red:
Design alu16_top, start of the top module:
module alu16_top(clk, valA, valB, aluop, sub, lr, cc, result);
	input clk;
	input [15:0] valA, valB;
	input [3:0] aluop;
	input sub, lr;
	output reg [3:0] cc;
	output reg [15:0] result;
	reg [15:0] a_q, b_q;
	reg [3:0] op_q;
	reg sub_q, lr_q;
	wire [3:0] cc_w;
	wire [15:0] result_w;
	ALU alu(.valA(a_q), .valB(b_q), .aluop(op_q), .sub(sub_q), .lr(lr_q), .cc(cc_w), .result(result_w));
	always @(posedge clk) begin
		a_q <= valA;
		b_q <= valB;
		op_q <= aluop;
		sub_q <= sub;
		lr_q <= lr;
		cc <= cc_w;
		result <= result_w;
	end
endmodule
Size: roughly 59 I/O pins, about 0.0060 mm2 of cells after synthesis.
Settings: LEC_CHECK=0, ABC_AREA=1, CAP_MARGIN=20, CORE_ASPECT_RATIO=1.17, CORE_MARGIN=2, CORE_UTILIZATION=71, CTS_CLUSTER_DIAMETER=47, CTS_CLUSTER_SIZE=25, GPL_ROUTABILITY_DRIVEN=1, MIN_ROUTING_LAYER=met1, PLACE_DENSITY_LB_ADDON=0.27, SLEW_MARGIN=20; clock period 3.6 ns.
run.sh (not shown) runs the stock make flow with config.mk's settings and CLKGATE_MAP_FILE=.
Per the final summary, red finished and its layout is clean on timing, DRC and antenna.
#### Input delta (blue over red)
- a deleted PLACE_DENSITY_LB_ADDON that had been 0.27
- a deleted CTS_CLUSTER_DIAMETER that had been 47
- a change of CORE_UTILIZATION from 71 to 58
- a deleted CTS_CLUSTER_SIZE that had been 25
- a change of the clock period (ns, I/O delays scaled along) from 3.6 to 2.87
Results
- red and blue ended up with nearly the same sequential-to-total area share from yosys stat.
- Status blue: flow complete, layout not clean - setup timing
- Setup TNS sits lower in blue than in red.
- As of blue, design area had risen by more than 10% compared to red.
- Re half-perimeter wire length after detailed placement: blue is 25% up on red.
Changes in green relative to blue:
- GPL_ROUTABILITY_DRIVEN: 1 -> unset
- ABC_AREA: 1 -> unset
- MIN_ROUTING_LAYER: met1 -> unset
- CORE_UTILIZATION: 58 -> 13
- CORE_ASPECT_RATIO: 1.17 -> unset
- the clock period (ns, I/O delays scaled along): 2.87 -> 5.01
[summary]
In summary, green completed successfully, with a layout that passed the timing, DRC and antenna checks. Global-route wire length before repair of green exceeds that of blue by more than 10%. green vs blue: wire length on met3 down by a few percent. For area of the synthesized netlist per yosys stat, dividing the value from green by the value from blue gives 1.12.
Setup changes, green to orange
- putting CTS_CLUSTER_SIZE at 37 where nothing was set
- swapping 13 for 68 in CORE_UTILIZATION
- putting CTS_CLUSTER_DIAMETER at 246 where nothing was set
- swapping 5.01 for 2.27 in the clock period (ns, I/O delays scaled along)
orange terminated abnormally: 4_1_cts reported DPL-0038.
Summary of orange over green: worst setup slack before clock tree synthesis now sits lower, area fraction in compound gates after synthesis now sits at about the same level.
Sort green and orange by fraction of the core area occupied by cells at floorplan asc -> top: green
Summary: with green as the reference, weighted congestion reported at the end of routability-driven placement in orange moved up by more than 10%.
Comparing die outline height for green and orange, the smaller number came from orange.
orange vs green — core footprint dropped 0.042 mm2.
Chip area in the Yosys report essentially unchanged between green and orange.
Against green, number of standard-cell rows in the floorplan in orange fell by more than half.
Diff green -> orange: horizontal extent of the die lost about 55%, total placed instance area picked up an extra 0.0012 mm2, chip area lost about 80%.
## Diff of input files: purple against orange
- CTS_CLUSTER_SIZE removed (was 37)
- CTS_CLUSTER_DIAMETER removed (was 246)
- CORE_UTILIZATION changed from 68 to 61
## What came out
purple did not make it past 5_1_grt, where a tool error ended it. Sort purple and orange by effective utilization at floorplan desc -> top: orange. purple -> orange: post-synthesis cell count from yosys delta 0, exact match. Number of standard cells after synthesis: purple vs orange identical.


alu16_top again, from the RTL that the note above started with.
clock: 3.1 ns
lec_check: 0
cap_margin: 15
cell_pad_in_sites_detail_placement: 2
core_margin: 2
core_utilization: 40
gpl_timing_driven: 0
hold_slack_margin: 0.12
max_routing_layer: met5
min_routing_layer: met2
slew_margin: 20
tns_end_percent: 5
The first run ended with an error in global routing, error GRT-0116.
Edit:
CAP_MARGIN = 20   (was 15)
CORE_UTILIZATION = 38   (was 40)
GPL_ROUTABILITY_DRIVEN = 1   (was unset)
HOLD_SLACK_MARGIN = unset   (was 0.12)
MIN_ROUTING_LAYER = unset   (was met2)
PLACE_DENSITY_LB_ADDON = 0.05   (was unset)
SLEW_MARGIN = 5   (was 20)
TNS_END_PERCENT = 20   (was 5)
clock period = 6.65 ns   (was 3.1 ns; I/O delays follow)
Effect: The new run finished with timing, DRC and antenna clean. Synthesized area does not change. Synthesized cell count does not change. Die size rose by 5.1%.
Edit:
ABC_AREA = 1   (was unset)
CELL_PAD_IN_SITES_DETAIL_PLACEMENT = unset   (was 2)
CORE_ASPECT_RATIO = 1.17   (was unset)
CORE_UTILIZATION = 65   (was 38)
GPL_TIMING_DRIVEN = unset   (was 0)
MAX_ROUTING_LAYER = unset   (was met5)
MIN_ROUTING_LAYER = met1   (was unset)
PLACE_DENSITY_LB_ADDON = unset   (was 0.05)
SLEW_MARGIN = 20   (was 5)
TNS_END_PERCENT = unset   (was 20)
clock period = 2.87 ns   (was 6.65 ns; I/O delays follow)
After rerunning: With this change the flow ended with an error in global routing on GRT-0116; die area decreases by 47%; area after synthesis decreases by 11%; synthesized cell count increases by 14%.
Edit:
ABC_AREA = unset   (was 1)
CORE_ASPECT_RATIO = unset   (was 1.17)
CORE_UTILIZATION = 25   (was 65)
GPL_ROUTABILITY_DRIVEN = unset   (was 1)
MIN_ROUTING_LAYER = unset   (was met1)
clock period = 4.55 ns   (was 2.87 ns; I/O delays follow)
Effect: The new run produced a clean layout; area after synthesis increases by roughly a tenth; die size increases to 2.8 times its value; synthesized cell count decreases by roughly a tenth.


== run 1 ==
alu16_top again, from the RTL that the note above started with.
make LEC_CHECK=0 ABC_AREA=0 CAP_MARGIN=10 CORE_ASPECT_RATIO=1.17 CORE_MARGIN=2 CORE_UTILIZATION=72 GPL_ROUTABILITY_DRIVEN=1 MIN_ROUTING_LAYER=met1 SETUP_SLACK_MARGIN=0.43 SLEW_MARGIN=20 finish   # period 6.38 ns
#### Input delta (run 2 over run 1)
Settings: putting TNS_END_PERCENT at 15 where nothing was set; swapping 10 for 20 in CAP_MARGIN; swapping 1.17 for 0.5 in CORE_ASPECT_RATIO; putting PLACE_DENSITY_LB_ADDON at 0.14 where nothing was set; clearing SETUP_SLACK_MARGIN, which used to be 0.43; swapping 72 for 44 in CORE_UTILIZATION.
Results
- Shortest clock period the worst path allows after layout in run 2 is 370 ps lower than in run 1
- The flow did not stop early for run 2: all stages ran, and the layout cleared the timing, DRC and antenna checks.
- Taking run 1 as the reference, in run 2 die boundary width now sits higher; layout net count now sits higher; maximum frequency now sits higher; proportion of cell area spent on the clock network now sits higher.
- Of run 2 and run 1, the higher cell area after placement belongs to run 2.
- In the metrics for run 2 and run 1, the one carrying the higher chip height is run 1.
- sky130_fd_sc_hd__dfxtp_4 as the cell with the biggest individual delay on the critical path was reported by run 2, and sky130_fd_sc_hd__dfxtp_1 by run 1.
- Run 2: clock buffer count 1 below run 1
- The violation count after the first detailed-routing iteration in run 2 was lower than what run 1 gave.
- Run 2 reports a higher design area than run 1 does.
Setup changes, run 2 to run 3
Settings: removing TNS_END_PERCENT (formerly 15); setting SETUP_SLACK_MARGIN to 1.23 for the first time; changing CORE_UTILIZATION from 44 to 15; changing CORE_ASPECT_RATIO from 0.5 to 1.17; changing ABC_AREA from 0 to 1.
==> results <==
For run 2, the top power consumer group was combinational cells, unlike run 3, where it was the clock network. Number of flops mapped to enable cells by yosys came out exactly the same in run 2 and run 3. Looking at filler-free cell count of the finished design, run 3 sits above run 2. Fraction of the mapped netlist area in compound gates was lower in the run labelled run 3. Of run 2 and run 3, run 3 shows the lower via count of the first global-routing pass, with run 2 above it. Compared with run 2, in run 3 instance count along the most critical hold path went down, slack of the critical path now larger.
Power figures rest on the tool's default switching activity, not on a simulated workload.
